==> inputs of 01-23 <==
## Pipelined_Processor
module Pipelined_Processor(
input CLK,
input reset,
output [7:0] imem_addr,
input [15:0] imem_data,
output [7:0] dmem_addr,
output [7:0] dmem_wdata,
output dmem_we,
input [7:0] dmem_rdata,
output [7:0] result 
   );
Settings: LEC_CHECK=0, ABC_AREA=1, CAP_MARGIN=10, CELL_PAD_IN_SITES_DETAIL_PLACEMENT=2, CELL_PAD_IN_SITES_GLOBAL_PLACEMENT=0, CORE_ASPECT_RATIO=0.67, CORE_MARGIN=5, CORE_UTILIZATION=27, CTS_CLUSTER_SIZE=15, GPL_ROUTABILITY_DRIVEN=1, GPL_TIMING_DRIVEN=1, HOLD_SLACK_MARGIN=-0.02, MAX_ROUTING_LAYER=met4, MIN_ROUTING_LAYER=met1, SETUP_SLACK_MARGIN=1.64, SLEW_MARGIN=25, TNS_END_PERCENT=25; clock period 15.3 ns.
run.sh (not shown) runs the stock make flow with config.mk's settings and CLKGATE_MAP_FILE=.
==> inputs of 05-14, as changes to 01-23 <==
Settings changed: CAP_MARGIN 10 to 20, CELL_PAD_IN_SITES_DETAIL_PLACEMENT 2 to default, CELL_PAD_IN_SITES_GLOBAL_PLACEMENT 0 to default, CORE_ASPECT_RATIO 0.67 to default, CORE_MARGIN 5 to 2, CORE_UTILIZATION 27 to 62, CTS_CLUSTER_SIZE 15 to 95, GPL_ROUTABILITY_DRIVEN 1 to default, GPL_TIMING_DRIVEN 1 to default, HOLD_SLACK_MARGIN -0.02 to default, MAX_ROUTING_LAYER met4 to default, MIN_ROUTING_LAYER met1 to default, PLACE_DENSITY from default to 0.38, SETUP_SLACK_MARGIN 1.64 to default, SLEW_MARGIN 25 to 20, TNS_END_PERCENT 25 to default.
==> flow/constraint.sdc (replaced) <==
create_clock -name core_clock -period 7.41 [get_ports {CLK}]
set_input_delay 1.4820 -clock core_clock [delete_from_list [all_inputs] [get_ports {CLK}]]
set_output_delay 1.4820 -clock core_clock [all_outputs]
set_load 0.01 [all_outputs]
==> comparison <==
05-14 completed, yet does not pass: negative setup slack. 01-23 passed the timing, DRC and antenna checks. Between 05-14 and 01-23, the lower non-clock buffer count is in 01-23 (gap 213). Against 01-23, the cell area of 05-14 is larger by 13%. Of 05-14 and 01-23, 01-23 has the higher register-to-register slack (gap 7.7 ns). Against 01-23, the routed wire length of 05-14 is smaller by about 16%.


==> exp/harbor: inputs <==
Starting RTL as in the previous note.
==> flow/design.v (excerpt) <==
module Pipelined_Processor(
input CLK,
input reset,
output [7:0] imem_addr,
input [15:0] imem_data,
output [7:0] dmem_addr,
output [7:0] dmem_wdata,
output dmem_we,
input [7:0] dmem_rdata,
output [7:0] result 
   );
wire pcsrc;
wire [7:0] pcplus1_f;
wire [7:0] pcnext_f;
wire [7:0] pc_f, pc_d;
wire [15:0] instr_f, instr_d;
wire signed [7:0] SrcA_d, SrcA_e;
wire signed [7:0] RD1e, RD2e;  
wire signed [7:0] SrcB ;
wire Zero;
wire [7:0] ALUResult_e, ALUResult_m, ALUResult_w;
wire [3:0] ALUControl_d, ALUControl_e;
wire ALUSrc_d, ALUSrc_e, ResultSrc_e, ResultSrc_d, ResultSrc_m, ResultSrc_w;
wire [7:0] pcplus1_d, pcplus1_e, pcplus1_m, pcplus1_w;
wire [2:0] a1_d, Rs1D, Rs2D;
wire [2:0] Rs1E, Rs2E;
wire [2:0] a1_e, a1_m, a1_w;  
wire [3:0] opcode;
wire [2:0] funct;
wire [7:0] SrcB_reg, SrcB_reg_e, SrcB_reg_m;
wire [7:0] wrtdata;
wire [7:0] read_data_w, read_data_m;
wire MemWrite_d, MemWrite_e, MemWrite_m;
wire regwrite_d, regwrite_e, regwrite_w, regwrite_m;
wire [7:0] ImmExt_d, ImmExt_e;  
wire [1:0] ForwardAE, ForwardBE;
wire stallF, flushD, stallD, flushE;
pc p0(.pcnext(pcnext_f),. reset(reset), .pc(pc_f), .stallF(stallF), .clk(CLK));
assign pcplus1_f = pc_f + 1;
assign imem_addr = pc_f;
assign instr_f = imem_data;
assign opcode = instr_f[15:12];
assign pcnext_f = (opcode == 4'b0101 && Zero) ? (pc_f + ImmExt_d) : 
  (pcsrc) ? ImmExt_d :
                (pc_f + 1);
assign a1_d = instr_f[8:6];   
assign funct = instr_f[11:9];
assign Rs1D = instr_f[5:3];
assign Rs2D = instr_f[2:0];
  Extender e0(.in0(Rs2D), .ImmExt(ImmExt_d));
IF_ID l0(.clk(CLK), .flushD(flushD), .stallD(stallD), .pcplus1_f(pcnext_f), .pcplus1_d(pcplus1_d),  .reset(reset), .pc_f(pc_f), .pc_d(pc_d),  .instr_d(instr_d), .instr_f(instr_f));
ControlUnit c0(.opcode(opcode), .funct(funct), .Zero(Zero), .ALUSrc(ALUSrc_d), .MemWrite(MemWrite_d), .ALUControl(ALUControl_d), .ResultSrc(ResultSrc_d), .PCSrc(pcsrc), .RegWrite(regwrite_d));
  ...
clock: 13.5 ns
lec_check: 0
abc_area: 1
cap_margin: 20
cell_pad_in_sites_detail_placement: 1
cell_pad_in_sites_global_placement: 1
core_margin: 8
core_utilization: 40
cts_cluster_diameter: 198
cts_cluster_size: 35
max_routing_layer: met4
min_routing_layer: met2
slew_margin: 20
tns_end_percent: 5
==> exp/fjord: changes against exp/harbor <==
==> flow/config.mk (replaced) <==
export PLATFORM = sky130hd
export DESIGN_NAME = Pipelined_Processor
export DESIGN_NICKNAME = Pipelined_Processor
export VERILOG_FILES = /design/flow/design.v
export SDC_FILE = /design/flow/constraint.sdc
export NUM_CORES = 4
export LEC_CHECK = 0
export ABC_AREA = 1
export CAP_MARGIN = 20
export CORE_MARGIN = 2
export CORE_UTILIZATION = 72
export CTS_CLUSTER_DIAMETER = 400
export CTS_CLUSTER_SIZE = 98
export SETUP_SLACK_MARGIN = 1.52
export SLEW_MARGIN = 20
export TNS_END_PERCENT = 15
==> flow/constraint.sdc (replaced) <==
create_clock -name core_clock -period 10.0 [get_ports {CLK}]
set_input_delay 2.0000 -clock core_clock [delete_from_list [all_inputs] [get_ports {CLK}]]
set_output_delay 2.0000 -clock core_clock [all_outputs]
set_load 0.01 [all_outputs]
==> exp/garnet: changes against exp/harbor <==
==> flow/config.mk (replaced) <==
export PLATFORM = sky130hd
export DESIGN_NAME = Pipelined_Processor
export DESIGN_NICKNAME = Pipelined_Processor
export VERILOG_FILES = /design/flow/design.v
export SDC_FILE = /design/flow/constraint.sdc
export NUM_CORES = 4
export LEC_CHECK = 0
export CAP_MARGIN = 20
export CELL_PAD_IN_SITES_DETAIL_PLACEMENT = 1
export CELL_PAD_IN_SITES_GLOBAL_PLACEMENT = 2
export CORE_MARGIN = 4
export CORE_UTILIZATION = 40
export GPL_ROUTABILITY_DRIVEN = 0
export GPL_TIMING_DRIVEN = 0
export HOLD_SLACK_MARGIN = 0.05
export MIN_ROUTING_LAYER = met2
export PLACE_DENSITY = 0.37
export SETUP_SLACK_MARGIN = 3.19
export SLEW_MARGIN = 40
export TNS_END_PERCENT = 70
==> qor.csv <==
stage,metric,value,unit
run_status,status,"complete, but fails checks",
sta,worst_slack,-160,ps
run_status,violations,negative setup slack,
synthesis,compound_area_frac,0.215,
sta,setup_violations,8,
Source of the figures above: exp/garnet

==> qor.csv <==
stage,metric,value,unit
run_status,status,aborted with a tool error,
run_status,failing_step,global routing,
run_status,error_line,[ERROR GRT-0232] Routing congestion too high. Check the congestion heatmap in the GUI.,
die,dieArea,16500,sq um
synthesis,compound_area_frac,0.149,
grt,globalRouteOverflowTotal,120,
placement,placed_cell_area,13100,sq um
synthesis,ys_cells,1465,
grt,grt.total_usage,0.815,
Source of the figures above: exp/fjord

==> qor.csv <==
stage,metric,value,unit
sta,worst_slack,1170,ps
synthesis,compound_area_frac,0.149,
sta,setup_violations,0,
power,power.switching,1.53,mW
placement,place_inst,1888,
run_status,status,"complete, no violations",
cells_and_area,finalNonFillerCells,1930,
detailed_routing,vias,14500,
Source of the figures above: exp/harbor



==> indigo <==
Pipelined_Processor again, from the RTL that the note above started with.
clock: 10.0 ns
lec_check: 0
abc_area: 1
cap_margin: 20
core_margin: 2
core_utilization: 72
cts_cluster_size: 98
slew_margin: 20
==> pepper: changes against indigo <==
- ABC_AREA: 1 -> not set
- CORE_UTILIZATION: 72 -> 64
- CTS_CLUSTER_SIZE: 98 -> not set
- TNS_END_PERCENT: not set -> 5
==> flow/constraint.sdc (replaced) <==
create_clock -name core_clock -period 7.47 [get_ports {CLK}]
set_input_delay 1.4940 -clock core_clock [delete_from_list [all_inputs] [get_ports {CLK}]]
set_output_delay 1.4940 -clock core_clock [all_outputs]
set_load 0.01 [all_outputs]
==> amber: changes against indigo <==
- ABC_AREA: 1 -> not set
- CTS_CLUSTER_SIZE: 98 -> not set
- HOLD_SLACK_MARGIN: not set -> -0.09
==> flow/constraint.sdc (replaced) <==
create_clock -name core_clock -period 13.1 [get_ports {CLK}]
set_input_delay 2.6200 -clock core_clock [delete_from_list [all_inputs] [get_ports {CLK}]]
set_output_delay 2.6200 -clock core_clock [all_outputs]
set_load 0.01 [all_outputs]
==> summary of the runs <==
Clock power: pepper is higher than amber (about 70%).
In pepper the worst hold slack is higher than in amber, by 10 ps.
Total power: amber is smaller than pepper (about 50%).
In amber the setup slack is higher than in pepper, by 5200 ps.
Of amber and pepper, pepper has the higher sequential power (gap 43%, measured against pepper).
Fmax: amber is lower than pepper (about 3%).
The highest die area belongs to pepper, the lowest to indigo.
pepper finished with setup timing left. indigo aborted during global routing (5_1_grt). amber completed and failed the layout checks on capacitance limit, slew limit, setup timing.


==> inputs of run a <==
Starting RTL as in the previous note.
// Pipelined_Processor
module Pipelined_Processor(
input CLK,
input reset,
output [7:0] imem_addr,
input [15:0] imem_data,
output [7:0] dmem_addr,
output [7:0] dmem_wdata,
output dmem_we,
input [7:0] dmem_rdata,
output [7:0] result 
   );
Settings: LEC_CHECK=0, ABC_AREA=1, CAP_MARGIN=20, CORE_MARGIN=2, CORE_UTILIZATION=72, CTS_CLUSTER_DIAMETER=263, CTS_CLUSTER_SIZE=58, HOLD_SLACK_MARGIN=-0.09, SETUP_SLACK_MARGIN=1.82, SLEW_MARGIN=20; clock period 7.37 ns.
==> run b: changes against run a <==
- CORE_UTILIZATION: 72 -> 58
- CTS_CLUSTER_DIAMETER: 263 -> unset
- CTS_CLUSTER_SIZE: 58 -> 73
- HOLD_SLACK_MARGIN: -0.09 -> unset
- SETUP_SLACK_MARGIN: 1.82 -> unset
==> flow/constraint.sdc (replaced) <==
create_clock -name core_clock -period 7.43 [get_ports {CLK}]
set_input_delay 1.4860 -clock core_clock [delete_from_list [all_inputs] [get_ports {CLK}]]
set_output_delay 1.4860 -clock core_clock [all_outputs]
set_load 0.01 [all_outputs]
==> run c: changes against run a <==
- ABC_AREA: 1 -> unset
- CTS_CLUSTER_DIAMETER: 263 -> unset
- CTS_CLUSTER_SIZE: 58 -> unset
- HOLD_SLACK_MARGIN: -0.09 -> unset
- PLACE_DENSITY: unset -> 0.67
- SETUP_SLACK_MARGIN: 1.82 -> unset
==> flow/constraint.sdc (replaced) <==
create_clock -name core_clock -period 13.1 [get_ports {CLK}]
set_input_delay 2.6200 -clock core_clock [delete_from_list [all_inputs] [get_ports {CLK}]]
set_output_delay 2.6200 -clock core_clock [all_outputs]
set_load 0.01 [all_outputs]
==> run d: changes against run a <==
- CTS_CLUSTER_DIAMETER: 263 -> 392
- CTS_CLUSTER_SIZE: 58 -> 98
- HOLD_SLACK_MARGIN: -0.09 -> unset
- SETUP_SLACK_MARGIN: 1.82 -> -0.93
- TNS_END_PERCENT: unset -> 10
==> flow/constraint.sdc (replaced) <==
create_clock -name core_clock -period 9.46 [get_ports {CLK}]
set_input_delay 1.8920 -clock core_clock [delete_from_list [all_inputs] [get_ports {CLK}]]
set_output_delay 1.8920 -clock core_clock [all_outputs]
set_load 0.01 [all_outputs]
==> results <==
Highest cell delay on the worst timing path: run d -; run c 0.47 ns; run a -; run b 0.49 ns
Floorplan die area: run d 16530 sq um; run c 16760 sq um; run a 16530 sq um; run b 20390 sq um
Outcome: run d stopped before the end; run c finished with violations; run a stopped before the end; run b finished with violations
Failing step: run d global routing; run c -; run a global routing; run b -
Violated checks: run d -; run c capacitance limit, slew limit, setup timing; run a -; run b setup timing
Synthesized-area fraction occupied by xor and xnor cells: run d 3.763%; run c 4.859%; run a 3.763%; run b 3.763%
Number of standard cells reported by yosys: run d 1465; run c 1287; run a 1465; run b 1465
Internal power of the cells: run d -; run c 1790 uW; run a -; run b 3986 uW
Reg-to-reg startpoint: run d -; run c l1.ImmExt_out[6]; run a -; run b l3.destreg_out[0]
Reg2Reg Depth: run d -; run c 73; run a -; run b 79
Kind of end point of the critical path: run d -; run c flop; run a -; run b flop
DR top layer: run d -; run c met4; run a -; run b met4
Worst slew margin relative to its limit: run d -; run c -0.4887%; run a -; run b 25.58%
Crit path required time: run d -; run c 13.42 ns; run a -; run b 7.81 ns
Synth Seq Share: run d 33.29%; run c 32.82%; run a 33.29%; run b 33.29%
Routed wirelength normalized by instance count: run d -; run c 25.20 um; run a -; run b 18.65 um
Met3 Wirelength: run d -; run c 5799 um; run a -; run b 3700 um
Max-cap violations: run d -; run c 1; run a -; run b 0
Detail Route Antenna Nets: run d -; run c 0; run a -; run b 0
Power figures rest on the tool's default switching activity, not on a simulated workload.
